==> inputs of run P <==
==> flow/design.v <==
`timescale 1ns/1ps
module array_mult_top (
    input             clk,
    input      [15:0] a,
    input      [15:0] b,
    output reg [31:0] p
);
    reg  [15:0] a_q, b_q;
    wire [31:0] prod;
    array_multiplier u_mult (
        .in_A(a_q),
        .in_B(b_q),
        .prod_out(prod)
    );
    always @(posedge clk) begin
        a_q <= a;
        b_q <= b;
        p   <= prod;
    end
endmodule

`timescale 1ns/1ps
module array_multiplier (
    input  [15:0] in_A,
    input  [15:0] in_B,
    output [31:0] prod_out
);
    wire [15:0] pp [15:0];   
    genvar i, j;
    generate
        for (i = 0; i < 16; i = i + 1) begin : GEN_PP_ROW
            for (j = 0; j < 16; j = j + 1) begin : GEN_PP_COL
                assign pp[i][j] = in_A[j] & in_B[i];
            end
        end
    endgenerate
    wire [31:0] row_sum [15:0];
    wire [31:0] row_carry [15:0];
    assign row_sum[0]   = {16'b0, pp[0]};
    assign row_carry[0] = 32'b0;
    genvar r;
    generate
        for (r = 1; r < 16; r = r + 1) begin : ADDER_ROWS
            wire [31:0] shifted_pp = { {16 - r{1'b0}}, pp[r], {r{1'b0}} };
            adder32 ADD_STAGE (
                .in_a(row_sum[r-1]),
                .in_b(shifted_pp),
                .cin(1'b0),
                .sum(row_sum[r]),
                .cout(row_carry[r])
            );
        end
    endgenerate
    assign prod_out = row_sum[15];
endmodule
module adder32 (
    input  [31:0] in_a,
    input  [31:0] in_b,
    input         cin,
    output [31:0] sum,
    output        cout
);
    wire [31:0] carry;
    genvar k;
    full_adder FA0 (.a(in_a[0]), .b(in_b[0]), .cin(cin), .sum(sum[0]), .cout(carry[0]));
    generate
        for (k = 1; k < 32; k = k + 1) begin : FA_CHAIN
            full_adder FAi (.a(in_a[k]), .b(in_b[k]), .cin(carry[k-1]), .sum(sum[k]), .cout(carry[k]));
        end
    endgenerate
    assign cout = carry[31];
endmodule
module full_adder (
    input  a,
    input  b,
    input  cin,
    output sum,
    output cout
);
    assign sum  = a ^ b ^ cin;
    assign cout = (a & b) | (b & cin) | (a & cin);
endmodule
==> flow/run.sh <==
#!/bin/bash
# the make line also repeats each setting of config.mk as NAME=value (left out here)
make -C /OpenROAD-flow-scripts/flow DESIGN_CONFIG=/design/flow/config.mk WORK_HOME=/design/flow/orfs CLKGATE_MAP_FILE= finish
==> flow/config.mk <==
export PLATFORM = sky130hd
export DESIGN_NAME = array_mult_top
export DESIGN_NICKNAME = array_mult_top
export VERILOG_FILES = /design/flow/design.v
export SDC_FILE = /design/flow/constraint.sdc
export NUM_CORES = 4
export LEC_CHECK = 0
export ABC_AREA = 1
export CAP_MARGIN = 35
export CELL_PAD_IN_SITES_DETAIL_PLACEMENT = 2
export CELL_PAD_IN_SITES_GLOBAL_PLACEMENT = 3
export CORE_MARGIN = 9
export CORE_UTILIZATION = 15
export CTS_CLUSTER_SIZE = 98
export MAX_ROUTING_LAYER = met4
export PLACE_DENSITY = 0.56
export SETUP_SLACK_MARGIN = 0.73
export SLEW_MARGIN = 10
==> flow/constraint.sdc <==
create_clock -name core_clock -period 20.0 [get_ports {clk}]
set_input_delay 4.0000 -clock core_clock [delete_from_list [all_inputs] [get_ports {clk}]]
set_output_delay 4.0000 -clock core_clock [all_outputs]
set_load 0.01 [all_outputs]
==> run R: changes against run P <==
- CAP_MARGIN: 35 -> 20
- CELL_PAD_IN_SITES_DETAIL_PLACEMENT: 2 -> unset
- CELL_PAD_IN_SITES_GLOBAL_PLACEMENT: 3 -> unset
- CORE_ASPECT_RATIO: unset -> 0.5
- CORE_MARGIN: 9 -> 2
- CORE_UTILIZATION: 15 -> 62
- CTS_CLUSTER_DIAMETER: unset -> 322
- CTS_CLUSTER_SIZE: 98 -> 100
- GPL_TIMING_DRIVEN: unset -> 1
- MAX_ROUTING_LAYER: met4 -> unset
- PLACE_DENSITY: 0.56 -> unset
- PLACE_DENSITY_LB_ADDON: unset -> 0.3
- SETUP_SLACK_MARGIN: 0.73 -> unset
- SLEW_MARGIN: 10 -> 20
- TNS_END_PERCENT: unset -> 20
==> run M: changes against run P <==
- ABC_AREA: 1 -> unset
- CAP_MARGIN: 35 -> 20
- CELL_PAD_IN_SITES_DETAIL_PLACEMENT: 2 -> unset
- CELL_PAD_IN_SITES_GLOBAL_PLACEMENT: 3 -> unset
- CORE_MARGIN: 9 -> 2
- CORE_UTILIZATION: 15 -> 40
- CTS_CLUSTER_SIZE: 98 -> unset
- MAX_ROUTING_LAYER: met4 -> unset
- PLACE_DENSITY: 0.56 -> 0.6
- SETUP_SLACK_MARGIN: 0.73 -> unset
- SLEW_MARGIN: 10 -> 20
==> flow/constraint.sdc (replaced) <==
create_clock -name core_clock -period 20.4 [get_ports {clk}]
set_input_delay 4.0800 -clock core_clock [delete_from_list [all_inputs] [get_ports {clk}]]
set_output_delay 4.0800 -clock core_clock [all_outputs]
set_load 0.01 [all_outputs]
==> run F: changes against run P <==
- ABC_AREA: 1 -> unset
- CAP_MARGIN: 35 -> 20
- CELL_PAD_IN_SITES_DETAIL_PLACEMENT: 2 -> unset
- CELL_PAD_IN_SITES_GLOBAL_PLACEMENT: 3 -> unset
- CORE_MARGIN: 9 -> 2
- CORE_UTILIZATION: 15 -> 58
- CTS_CLUSTER_SIZE: 98 -> unset
- MAX_ROUTING_LAYER: met4 -> unset
- PLACE_DENSITY: 0.56 -> unset
- SETUP_SLACK_MARGIN: 0.73 -> unset
- SLEW_MARGIN: 10 -> 20
==> flow/constraint.sdc (replaced) <==
create_clock -name core_clock -period 11.0 [get_ports {clk}]
set_input_delay 2.2000 -clock core_clock [delete_from_list [all_inputs] [get_ports {clk}]]
set_output_delay 2.2000 -clock core_clock [all_outputs]
set_load 0.01 [all_outputs]
==> comparison table <==
metric	run P	run F	run M	run R
Run status	no timing/DRC/antenna violations	failed layout checks	no timing/DRC/antenna violations	no timing/DRC/antenna violations
Reasons for failing layout checks	-	negative setup slack	-	-
Die height	260 um	123 um	147 um	88.3 um
WL met2	10700 um	6920 um	6270 um	7740 um
Met3 Resource Use GR	1.71%	3.25%	2.70%	4.08%
Reg2reg path depth	56	51	53	54
Post-synth area from yosys stat	8810 um2	8150 um2	8150 um2	8810 um2
Minimum period implied by the final worst setup slack	18.90 ns	18.80 ns	19.72 ns	19.70 ns
Setup Slack @ Placement	-0.147 ns	-8.31 ns	0.0518 ns	-0.216 ns
Cells on Worst Hold Path	2	1	2	3
Length of routed wiring on met1	7640 um	4660 um	4520 um	6480 um
Fraction of area in multi-input gates	57.5%	68.9%	68.0%	61.0%
Non-Clock Buffer Count	79	95	69	73
Syn avg cell area	9.41 um2	12.0 um2	12.0 um2	9.41 um2
Area Overhead vs Synth	19.6%	19.1%	13.6%	8.78%
Routed wire length	19300 um	12100 um	11400 um	15000 um
Clock tree cell share of total cell area	2.85%	2.94%	3.45%	3.45%
Clock buf count	13	12	14	10
End point of the worst hold path	p[0]$_DFF_P_	p[0]$_DFF_P_	p[1]$_DFF_P_	p[1]$_DFF_P_
Distinct cell type count after synthesis	7	9	9	7

==> inputs of 06-18 <==
RTL: the design.v shown in full above, as it stands there.
Settings: LEC_CHECK=0, CAP_MARGIN=20, CORE_ASPECT_RATIO=1.36, CORE_MARGIN=8, CORE_UTILIZATION=33, CTS_CLUSTER_DIAMETER=171, CTS_CLUSTER_SIZE=28, PLACE_DENSITY_LB_ADDON=0.04, SETUP_SLACK_MARGIN=-0.63, SLEW_MARGIN=20, TNS_END_PERCENT=10; clock period 20.0 ns.
run.sh (not shown) runs the stock make flow with config.mk's settings and CLKGATE_MAP_FILE=.
==> inputs of 08-19, as changes to 06-18 <==
CORE_ASPECT_RATIO = not set   (was 1.36)
CORE_MARGIN = 2   (was 8)
CORE_UTILIZATION = 59   (was 33)
CTS_CLUSTER_DIAMETER = not set   (was 171)
CTS_CLUSTER_SIZE = not set   (was 28)
PLACE_DENSITY_LB_ADDON = not set   (was 0.04)
SETUP_SLACK_MARGIN = 2.76   (was -0.63)
TNS_END_PERCENT = not set   (was 10)
==> flow/constraint.sdc (replaced) <==
create_clock -name core_clock -period 13.6 [get_ports {clk}]
set_input_delay 2.7200 -clock core_clock [delete_from_list [all_inputs] [get_ports {clk}]]
set_output_delay 2.7200 -clock core_clock [all_outputs]
set_load 0.01 [all_outputs]
==> comparison table <==
                                                                               08-19       06-18
OpenROAD warnings                                                                 31          26
Setup slack at placement                                                    -5.73 ns   -0.158 ns
Run status                                                complete, but fails checks  no timing/DRC/antenna violations
Layout check failures                                                   setup timing           -
Worst setup margin                                                          -5.28 ns    0.242 ns
Skew final                                                                 0.0114 ns  0.00938 ns
Starting density of the core                                                   61.1%       33.3%
Fraction of area in registers                                                  13.3%       13.9%
Die span in y                                                                 122 um      199 um
Number of placement rows                                                          42          67
Fill count                                                                       926        2461
Post-route clock period utilization                                             139%       98.8%
Achievable clock frequency                                                0.0530 GHz  0.0506 GHz
Slowest cell on the critical path                                               fa_2        fa_1
Routed metal-1 wirelength                                                    4570 um     4450 um
Hold Path Cell Cnt                                                                 1           2
Worst relative slew slack                                                      67.7%       64.0%
Detailed placer's ending HPWL                                               11000 um    12100 um
Met1 usage                                                                     22.7%       10.0%
Crit path time final                                                        18.88 ns    19.76 ns

==> inputs of 07-13 <==
Starts from the design.v that is shown in full above.
Settings: LEC_CHECK=0, CAP_MARGIN=10, CELL_PAD_IN_SITES_DETAIL_PLACEMENT=2, CORE_ASPECT_RATIO=1.18, CORE_MARGIN=2, CORE_UTILIZATION=15, CTS_CLUSTER_DIAMETER=384, CTS_CLUSTER_SIZE=74, MAX_ROUTING_LAYER=met4, MIN_ROUTING_LAYER=met1, SLEW_MARGIN=15, TNS_END_PERCENT=10; clock period 25.9 ns.
==> inputs of 11-24, as changes to 07-13 <==
==> flow/config.mk (replaced) <==
export PLATFORM = sky130hd
export DESIGN_NAME = array_mult_top
export DESIGN_NICKNAME = array_mult_top
export VERILOG_FILES = /design/flow/design.v
export SDC_FILE = /design/flow/constraint.sdc
export NUM_CORES = 4
export LEC_CHECK = 0
export CAP_MARGIN = 20
export CELL_PAD_IN_SITES_DETAIL_PLACEMENT = 2
export CORE_ASPECT_RATIO = 1.92
export CORE_MARGIN = 2
export CORE_UTILIZATION = 40
export SLEW_MARGIN = 20
==> flow/constraint.sdc (replaced) <==
create_clock -name core_clock -period 20.0 [get_ports {clk}]
set_input_delay 4.0000 -clock core_clock [delete_from_list [all_inputs] [get_ports {clk}]]
set_output_delay 4.0000 -clock core_clock [all_outputs]
set_load 0.01 [all_outputs]
==> comparison table <==
Run status: 11-24 no timing/DRC/antenna violations; 07-13 no timing/DRC/antenna violations
Post-route met1 wirelength: 11-24 6890 um; 07-13 6530 um
Area used by sequential logic in the layout: 11-24 1290 um2; 07-13 1280 um2
Routed Wire Length: 11-24 22300 um; 07-13 20900 um
Antenna violations before repair: 11-24 0; 07-13 2
Vias in the first global route: 11-24 6424; 07-13 6270
Width of the die: 11-24 107 um; 07-13 219 um
Worst r2r path cells: 11-24 49; 07-13 51
Number of nets in the layout: 11-24 1003; 07-13 996
Insertion Delay late pin: 11-24 0.37 ns; 07-13 0.36 ns
Fill cell instance count of the final layout: 11-24 1964; 07-13 6011
Worst Slack Setup Final: 11-24 0.289 ns; 07-13 5.09 ns
Data required time at the worst endpoint: 11-24 20.32 ns; 07-13 26.21 ns
Non-Filler Instances: 11-24 994; 07-13 1434
Routed wl met2: 11-24 14100 um; 07-13 13000 um
# placed instances: 11-24 976; 07-13 1417
Post-placement cell area: 11-24 8840 um2; 07-13 9360 um2
Clock network area share: 11-24 3.53%; 07-13 2.99%
